==> tundra <==
Design ntt_16point, start of the top module:
module ntt_16point(
    input wire clk,
    input wire rst,
    input wire start,
    input wire [111:0] data_in,
    output reg done,
    output reg [6:0] result_0,
    output reg [6:0] result_1,
    output reg [6:0] result_2,
    output reg [6:0] result_3,
    output reg [6:0] result_4,
    output reg [6:0] result_5,
    output reg [6:0] result_6,
    output reg [6:0] result_7,
    output reg [6:0] result_8,
    output reg [6:0] result_9,
    output reg [6:0] result_10,
    output reg [6:0] result_11,
    output reg [6:0] result_12,
    output reg [6:0] result_13,
    output reg [6:0] result_14,
    output reg [6:0] result_15
);
clock: 10.1 ns
lec_check: 0
abc_area: 1
cap_margin: 40
cell_pad_in_sites_detail_placement: 0
core_margin: 2
core_utilization: 72
cts_cluster_diameter: 346
cts_cluster_size: 15
gpl_routability_driven: 1
hold_slack_margin: 0.3
place_density_lb_addon: 0.01
setup_slack_margin: 2.87
slew_margin: 0
run.sh (not shown) runs the stock make flow with config.mk's settings and CLKGATE_MAP_FILE=.
==> sierra: changes against tundra <==
ABC_AREA = not set   (was 1)
CAP_MARGIN = 20   (was 40)
CELL_PAD_IN_SITES_DETAIL_PLACEMENT = not set   (was 0)
CORE_UTILIZATION = 58   (was 72)
CTS_CLUSTER_DIAMETER = not set   (was 346)
CTS_CLUSTER_SIZE = not set   (was 15)
GPL_ROUTABILITY_DRIVEN = not set   (was 1)
HOLD_SLACK_MARGIN = not set   (was 0.3)
PLACE_DENSITY_LB_ADDON = not set   (was 0.01)
SETUP_SLACK_MARGIN = 2.37   (was 2.87)
SLEW_MARGIN = 20   (was 0)
==> flow/constraint.sdc (replaced) <==
create_clock -name core_clock -period 16.0 [get_ports {clk}]
set_input_delay 3.2000 -clock core_clock [delete_from_list [all_inputs] [get_ports {clk}]]
set_output_delay 3.2000 -clock core_clock [all_outputs]
set_load 0.01 [all_outputs]
==> maple: changes against tundra <==
ABC_AREA = not set   (was 1)
CAP_MARGIN = 20   (was 40)
CELL_PAD_IN_SITES_DETAIL_PLACEMENT = not set   (was 0)
CORE_UTILIZATION = 58   (was 72)
CTS_CLUSTER_DIAMETER = not set   (was 346)
CTS_CLUSTER_SIZE = 88   (was 15)
GPL_ROUTABILITY_DRIVEN = not set   (was 1)
HOLD_SLACK_MARGIN = not set   (was 0.3)
PLACE_DENSITY_LB_ADDON = not set   (was 0.01)
SETUP_SLACK_MARGIN = 2.37   (was 2.87)
SLEW_MARGIN = 20   (was 0)
TNS_END_PERCENT = 5   (was not set)
==> flow/constraint.sdc (replaced) <==
create_clock -name core_clock -period 8.72 [get_ports {clk}]
set_input_delay 1.7440 -clock core_clock [delete_from_list [all_inputs] [get_ports {clk}]]
set_output_delay 1.7440 -clock core_clock [all_outputs]
set_load 0.01 [all_outputs]
==> pepper: changes against tundra <==
ABC_AREA = 0   (was 1)
CAP_MARGIN = 20   (was 40)
CELL_PAD_IN_SITES_DETAIL_PLACEMENT = 1   (was 0)
CORE_ASPECT_RATIO = 0.78   (was not set)
CORE_UTILIZATION = 29   (was 72)
CTS_CLUSTER_DIAMETER = not set   (was 346)
CTS_CLUSTER_SIZE = 35   (was 15)
HOLD_SLACK_MARGIN = 0.08   (was 0.3)
PLACE_DENSITY_LB_ADDON = 0.07   (was 0.01)
SETUP_SLACK_MARGIN = 4.63   (was 2.87)
TNS_END_PERCENT = 5   (was not set)
==> flow/constraint.sdc (replaced) <==
create_clock -name core_clock -period 22.4 [get_ports {clk}]
set_input_delay 4.4800 -clock core_clock [delete_from_list [all_inputs] [get_ports {clk}]]
set_output_delay 4.4800 -clock core_clock [all_outputs]
set_load 0.01 [all_outputs]
==> impl_metrics.json <==
{
  "status": "stopped before the end",
  "core-area_sq_mm": 0.0234,
  "post_synth_fa_ha_maj_area_fraction_pct": 8.30,
  "last-stage-reached": "3_5_place_dp",
  "yosysCellCount": 2080,
  "syn-mean-instance-area_sq_um": 8.21,
  "error": "[ERROR DPL-0033] detailed placement checks failed during check placement.",
  "horizontal_die_size_um": 158,
  "compound_area_share_pct": 15.8
}
# the run above: tundra

==> impl_metrics.json <==
{
  "horizontal_die_size_um": 175,
  "synth_area_sq_mm": 0.0169,
  "fraction_of_the_yosys_area_taken_by_sequential_cells_pct": 41.5,
  "core-area_sq_mm": 0.0287,
  "compound_area_share_pct": 16.7,
  "yosysCellCount": 1653,
  "clock-sinks": 239,
  "last-stage-reached": "5_1_grt",
  "post_synth_fa_ha_maj_area_fraction_pct": 8.37,
  "cts_resized": 97,
  "syn-mean-instance-area_sq_um": 10.2,
  "status": "stopped before the end",
  "ys_sh_mux_pct": 10.4
}
# the run above: maple

==> impl_metrics.json <==
{
  "n_sequential_cell": 239,
  "die_area_sq_mm": 0.0603,
  "period_minus_slack_ps": 16990,
  "syn-mean-instance-area_sq_um": 10.2,
  "horizontal_die_size_um": 277,
  "compound_area_share_pct": 16.7,
  "yosysCellCount": 1653,
  "post_synth_fa_ha_maj_area_fraction_pct": 8.37,
  "io_pins": 228,
  "status": "no timing/DRC/antenna violations",
  "core-area_sq_mm": 0.0579
}
# the run above: pepper

==> impl_metrics.json <==
{
  "status": "no timing/DRC/antenna violations",
  "compound_area_share_pct": 16.7,
  "clock_network_latency_to_the_later_pin_of_the_worst_skew_pair_ps": 560,
  "horizontal_die_size_um": 175,
  "syn-mean-instance-area_sq_um": 10.2,
  "xor_area_share_pct": 3.26,
  "post_synth_fa_ha_maj_area_fraction_pct": 8.37,
  "critical_path.startpoint": "stage[2]",
  "yosysCellCount": 1653,
  "final_net_count": 2192,
  "period_minus_slack_ps": 15490
}
# the run above: sierra

